amber:
==> flow/design.v (excerpt) <==
module tpumac
 #(parameter BITS_AB=8,
   parameter BITS_C=16)
  (
   input clk, rst_n, WrEn, en,
   input signed [BITS_AB-1:0] Ain,
   input signed [BITS_AB-1:0] Bin,
   input signed [BITS_C-1:0] Cin,
   output reg signed [BITS_AB-1:0] Aout,
   output reg signed [BITS_AB-1:0] Bout,
   output reg signed [BITS_C-1:0] Cout
  );
==> flow/config.mk <==
export PLATFORM = sky130hd
export DESIGN_NAME = tpumac
export DESIGN_NICKNAME = tpumac
export VERILOG_FILES = /design/flow/design.v
export SDC_FILE = /design/flow/constraint.sdc
export NUM_CORES = 4
export LEC_CHECK = 0
export CAP_MARGIN = 0
export CORE_MARGIN = 2
export CORE_UTILIZATION = 70
export CTS_CLUSTER_DIAMETER = 379
export CTS_CLUSTER_SIZE = 31
export PLACE_DENSITY = 0.37
export SETUP_SLACK_MARGIN = -0.23
export SLEW_MARGIN = 20
==> flow/constraint.sdc <==
create_clock -name core_clock -period 3.11 [get_ports {clk}]
set_input_delay 0.6220 -clock core_clock [delete_from_list [all_inputs] [get_ports {clk}]]
set_output_delay 0.6220 -clock core_clock [all_outputs]
set_load 0.01 [all_outputs]
run.sh (not shown) runs the stock make flow with config.mk's settings and CLKGATE_MAP_FILE=.
The flow ended early for amber: it failed with a tool error in clock tree synthesis.
Input-level comparison between juniper and amber:
- removing SETUP_SLACK_MARGIN (formerly -0.23)
- removing CTS_CLUSTER_SIZE (formerly 31)
- changing CORE_UTILIZATION from 70 to 64
- changing CAP_MARGIN from 0 to 20
- changing CTS_CLUSTER_DIAMETER from 379 to 43
- removing PLACE_DENSITY (formerly 0.37)
- changing the clock period (ns, I/O delays scaled along) from 3.11 to 4.95
[summary]
amber | ERROR | clock tree synthesis. Ran to the end and failed final checks on setup timing: juniper. From amber to juniper the numbers moved as follows: die extent in y shows an increase of 3.5 um; final HPWL from detailed placement shows a reduction of 22%. Worst slack at placement: juniper > amber. As far as final weighted congestion of routability-driven global placement is concerned, juniper and amber perform about the same. juniper vs. amber: row count went up by 1, cell area after placement went down by 140 um^2, yosys-reported design area after synthesis was more or less identical, number of placed instances with taps included went down by 2.2%, die size went up by 8.9%. The core box area reported for juniper is greater than that of amber by 8.5%.
> inputs changed (juniper -> garnet)
- changing CTS_CLUSTER_DIAMETER from 43 to 27
- changing CORE_UTILIZATION from 64 to 65
- changing the clock period (ns, I/O delays scaled along) from 4.95 to 5.2
==> comparison <==
garnet has non-clock buffering overhead in the final layout below what juniper had. garnet completed end to end with timing, DRC and antenna clean. Compared juniper against garnet; flip-flop count within noise. On met1 global-route usage: between garnet and juniper, it ends up lower for garnet. Against juniper, garnet reports a area added between synthesis and finish that is lower. Going from juniper to garnet, floorplan die height fell about 0.7%; post-place instance area -0.85%.

* * *

Setup of v53:
tpumac again, from the RTL that the note above started with.
==> flow/config.mk <==
export PLATFORM = sky130hd
export DESIGN_NAME = tpumac
export DESIGN_NICKNAME = tpumac
export VERILOG_FILES = /design/flow/design.v
export SDC_FILE = /design/flow/constraint.sdc
export NUM_CORES = 4
export LEC_CHECK = 0
export CAP_MARGIN = 20
export CORE_MARGIN = 2
export CORE_UTILIZATION = 30
export CTS_CLUSTER_DIAMETER = 297
export SLEW_MARGIN = 20
==> flow/constraint.sdc <==
create_clock -name core_clock -period 3.67 [get_ports {clk}]
set_input_delay 0.7340 -clock core_clock [delete_from_list [all_inputs] [get_ports {clk}]]
set_output_delay 0.7340 -clock core_clock [all_outputs]
set_load 0.01 [all_outputs]
v53 finished every stage; the final checks, however, were not passed, the failures being negative setup slack.
Input changes introduced in v49 (baseline for comparison: v53):
- setting CELL_PAD_IN_SITES_GLOBAL_PLACEMENT to 1 for the first time
- setting CELL_PAD_IN_SITES_DETAIL_PLACEMENT to 1 for the first time
- setting CTS_CLUSTER_SIZE to 66 for the first time
- changing CORE_UTILIZATION from 30 to 69
- setting TNS_END_PERCENT to 60 for the first time
- changing CTS_CLUSTER_DIAMETER from 297 to 246
- setting GPL_TIMING_DRIVEN to 1 for the first time
- setting GPL_ROUTABILITY_DRIVEN to 1 for the first time
- setting PLACE_DENSITY to 0.66 for the first time
- changing SLEW_MARGIN from 20 to 40
- setting HOLD_SLACK_MARGIN to 0.24 for the first time
- setting SETUP_SLACK_MARGIN to 0.44 for the first time
- setting ABC_AREA to 1 for the first time
==> comparison <==
v49: die area 52% below v53. Between v53 and v49, the flow reports count of standard-cell rows decreasing by more than a quarter. v49 vs. v53: netlist area before placement went up, yosys synthesis chip area went up. v49: it failed during 3_1_place_gp_skip_io, and the tool reported GPL-0301. The lower xor and xnor fraction of the mapped netlist area of v53 and v49 is in v49. Going from v53 to v49, synthesized area per cell has decreased, y dimension of the die lost about 30%. When v49 is set beside v53, its synthesized cell count turns out to be 39% larger.
#### Input delta (v5 over v49)
- SETUP_SLACK_MARGIN changed from 0.44 to 0.98
- HOLD_SLACK_MARGIN removed (was 0.24)
- PLACE_DENSITY removed (was 0.66)
- CTS_CLUSTER_SIZE changed from 66 to 100
- CTS_CLUSTER_DIAMETER changed from 246 to 297
- CELL_PAD_IN_SITES_DETAIL_PLACEMENT removed (was 1)
- GPL_TIMING_DRIVEN removed (was 1)
- SLEW_MARGIN changed from 40 to 20
- ABC_AREA removed (was 1)
- CELL_PAD_IN_SITES_GLOBAL_PLACEMENT removed (was 1)
- CORE_UTILIZATION changed from 69 to 57
- GPL_ROUTABILITY_DRIVEN removed (was 1)
- TNS_END_PERCENT removed (was 60)
## What came out
Complete run, failing final checks: v5, reason negative setup slack. The lower distinct cell type count of the synthesized netlist of v49 and v5 is in v49. [compare] base=v49 new=v5: share of flip-flops with an asynchronous set or reset held, netlist area before placement went down about 6.4%, effective utilization at floorplan went down 13 points, total cells reported by yosys after synthesis went down 159. Looking only at adder-cell area share of the yosys netlist, and setting everything else aside, the lower value of v49 and v5 goes to v49.
Input changes introduced in v4 (baseline for comparison: v5):
- a deleted CTS_CLUSTER_SIZE that had been 100
- a deleted SETUP_SLACK_MARGIN that had been 0.98
- a deleted CTS_CLUSTER_DIAMETER that had been 297
- a change of CORE_UTILIZATION from 57 to 40
- a change of the clock period (ns, I/O delays scaled along) from 3.67 to 5.09
Notes after the runs:
v4 ran to completion and came out clean on the timing, DRC and antenna checks.
As far as number of design rule violations left after detail routing goes, v4 and v5 are indistinguishable; the numbers are identical.
Going from v5 to v4, the total track usage was found to have gone down by 10 points.
Comparing v5 and v4, final area is lower on v4.
v5 -> v4: number of max-slew violations in the final report delta 0, exact match
Of v5 and v4, v5 shows the lower fill cell instance count of the final layout, with v4 above it.
Area occupied by multi-input gates ended up 4.8% lower on v4 than on v5.
## Diff of input files: v46 against v4
- SETUP_SLACK_MARGIN newly set to -0.22
- CTS_CLUSTER_SIZE newly set to 99
- CTS_CLUSTER_DIAMETER newly set to 394
- the clock period (ns, I/O delays scaled along) changed from 5.09 to 5.2
--- outcome ---
- [compare] base=v4 new=v46: clock-buffer cell count shrank by 3, end-of-flow core utilization shrank by 1.1 points.
- STATUS post-route standard cell area excluding fillers: v46 wins against v4
- In v46 the implementation ran to completion but is not tape-out ready, as the final checks report negative setup slack.
- On buffering overhead: between v4 and v46, it ends up higher for v46.
Input changes introduced in v29 (baseline for comparison: v46):
- SETUP_SLACK_MARGIN: -0.22 -> unset
- CTS_CLUSTER_DIAMETER: 394 -> 27
- CORE_UTILIZATION: 40 -> 72
- CTS_CLUSTER_SIZE: 99 -> 25
- PLACE_DENSITY_LB_ADDON: unset -> 0.27
--- outcome ---
- v29 | ERROR | 5_1_grt
- v29: total placed cells including tap cells 69 below v46
- Comparing v46 and v29, effective utilization at floorplan is lower on v46.
- Delta (v29 minus v46): chip height fell by 25%, horizontal extent of the die fell by 25%, post-placement worst setup slack fell by 210 ps.
- v29 has final weighted congestion in routability-driven placement above what v46 had.
- As far as TritonCTS buffer count goes, v29 and v46 are indistinguishable; the numbers are identical.
- Across both runs, die area was lower for v29 than for v46.
- Note that the HPWL after detailed placement recorded for v46 amounts to 0.79 times the value seen in v29.
- Going from v46 to v29, standard cell core area shrank by more than a quarter.
- v29 ended with less number of placement rows than v46.

* * *

## onyx
tpumac again, from the RTL that the note above started with.
==> flow/design.v (excerpt) <==
module tpumac
 #(parameter BITS_AB=8,
   parameter BITS_C=16)
  (
   input clk, rst_n, WrEn, en,
   input signed [BITS_AB-1:0] Ain,
   input signed [BITS_AB-1:0] Bin,
   input signed [BITS_C-1:0] Cin,
   output reg signed [BITS_AB-1:0] Aout,
   output reg signed [BITS_AB-1:0] Bout,
   output reg signed [BITS_C-1:0] Cout
  );
clock: 5.2 ns
lec_check: 0
abc_area: 1
cap_margin: 20
core_margin: 2
core_utilization: 40
gpl_routability_driven: 0
slew_margin: 20
tns_end_percent: 65
Here is what was changed in the inputs of yarrow compared with onyx.
Settings: ABC_AREA removed (was 1); PLACE_DENSITY_LB_ADDON newly set to 0.12; SETUP_SLACK_MARGIN newly set to -0.26; TNS_END_PERCENT removed (was 65); GPL_ROUTABILITY_DRIVEN removed (was 0); CORE_UTILIZATION changed from 40 to 62.
--- outcome ---
yarrow -> stages 100% | layout checks FAIL | setup timing. onyx completed end to end with timing, DRC and antenna clean. Looking at timing startpoint of the critical path, the Ain[7] result is from yarrow; the Ain[0] one comes from onyx. Going from onyx to yarrow, area of all placed cells without fillers shrinks by about 8%. yarrow vs. onyx: sequential share of cell area grew by 1.2 points, cell count shrank by about 27%, cell count after synthesis shrank by 159, cell depth of the worst hold path shrank by 1. Per the comparison of yarrow with onyx, met3 usage in global routing increased 0.53 points, die size saw a decrease, routed wire length now smaller. Of the two values seen for capturing element of the worst setup path, Cout[12]$_DFFE_PN0P_ was produced by onyx and Cout[15]$_DFFE_PN0P_ by yarrow. onyx and yarrow ended up with nearly the same clock skew.
[inputs] tundra vs yarrow
Settings: an added CTS_CLUSTER_SIZE of 25; a deleted SETUP_SLACK_MARGIN that had been -0.26; an added CTS_CLUSTER_DIAMETER of 27; a change of CORE_UTILIZATION from 62 to 72; a change of PLACE_DENSITY_LB_ADDON from 0.12 to 0.25.
Findings:
- The log for tundra ends in 4_1_cts with error DPL-0033, so the run never completed.
- Lower global placer's final weighted congestion goes to yarrow over tundra.
- Measured against each other, tundra and yarrow differ in horizontal die dimension, the lower figure coming from tundra.
- From yarrow to tundra, synthesized cell count did not move at all.
- Setup slack after placement: lower on tundra
- As far as netlist area before placement goes, tundra and yarrow are indistinguishable; the numbers are identical.
- As of tundra, post-placement cell count had fallen slightly compared to yarrow.
- Diff tundra..yarrow | number of top-level pins | unchanged
- HPWL reported at the end of detailed placement sits higher in tundra than in yarrow.
- | initial standard-cell utilization of the core | higher: tundra |
- Die size: tundra is under yarrow
- For number of placement rows, dividing the value from tundra by the value from yarrow gives 0.931.
--- input diff tundra..raven ---
Settings: TNS_END_PERCENT: unset -> 5; PLACE_DENSITY_LB_ADDON: 0.25 -> 0.27; CTS_CLUSTER_SIZE: 25 -> unset.
Notes after the runs:
raven did not run to completion, as it errored out during 5_1_grt.
Per the comparison of raven with tundra, number of distinct library cells after synthesis neither gained nor lost much; instance count after placement with tap cells included lost 0.52%; area after detailed placement lost 23 µm².
Relative to raven, the following input files were edited for maple:
Settings: SETUP_SLACK_MARGIN now -0.24, previously not set; CORE_UTILIZATION now 40, was 72; CTS_CLUSTER_DIAMETER no longer set, was 27; TNS_END_PERCENT no longer set, was 5; PLACE_DENSITY_LB_ADDON now 0.06, was 0.27.
- Of raven and maple, none finishes clean.
- From the logs: maple reached the end of the flow and failed the layout checks with setup timing.
- The log for raven ends in 5_1_grt with error GRT-0116, so the run never completed.
- In maple, the chip area came out 4900 µm² above the value in raven.
- What maple reported for area inside the core boundary has to be multiplied by 0.54 to get the figure for raven.
- Diff raven -> maple: x dimension of the die rose by 32%; share of the core filled by cells before placement fell by 34 points; sum of net half-perimeters after detailed placement fell by 19%; number of top-level pins stayed essentially flat; synthesized cell count stayed essentially flat.
- Quantity of gates resized following cts (lower): maple
- Comparing raven and maple, the higher post-placement cell area was measured on maple.
[inputs] sierra vs maple
Settings: CTS_CLUSTER_SIZE now 97, previously not set; CTS_CLUSTER_DIAMETER now 397, previously not set; SETUP_SLACK_MARGIN now -0.23, was -0.24; PLACE_DENSITY_LB_ADDON no longer set, was 0.06.
==> comparison <==
- Status for sierra and maple: no clean run
- To summarise maple: no stage aborted, but the layout did not pass its checks, failing on setup timing.
- When sierra is measured against maple, its signed area change from the synthesized netlist to the final layout turns out 0.39 points lower.
- Delta (sierra minus maple): worst reg-to-reg path cell count decreased 1; final area essentially unchanged.
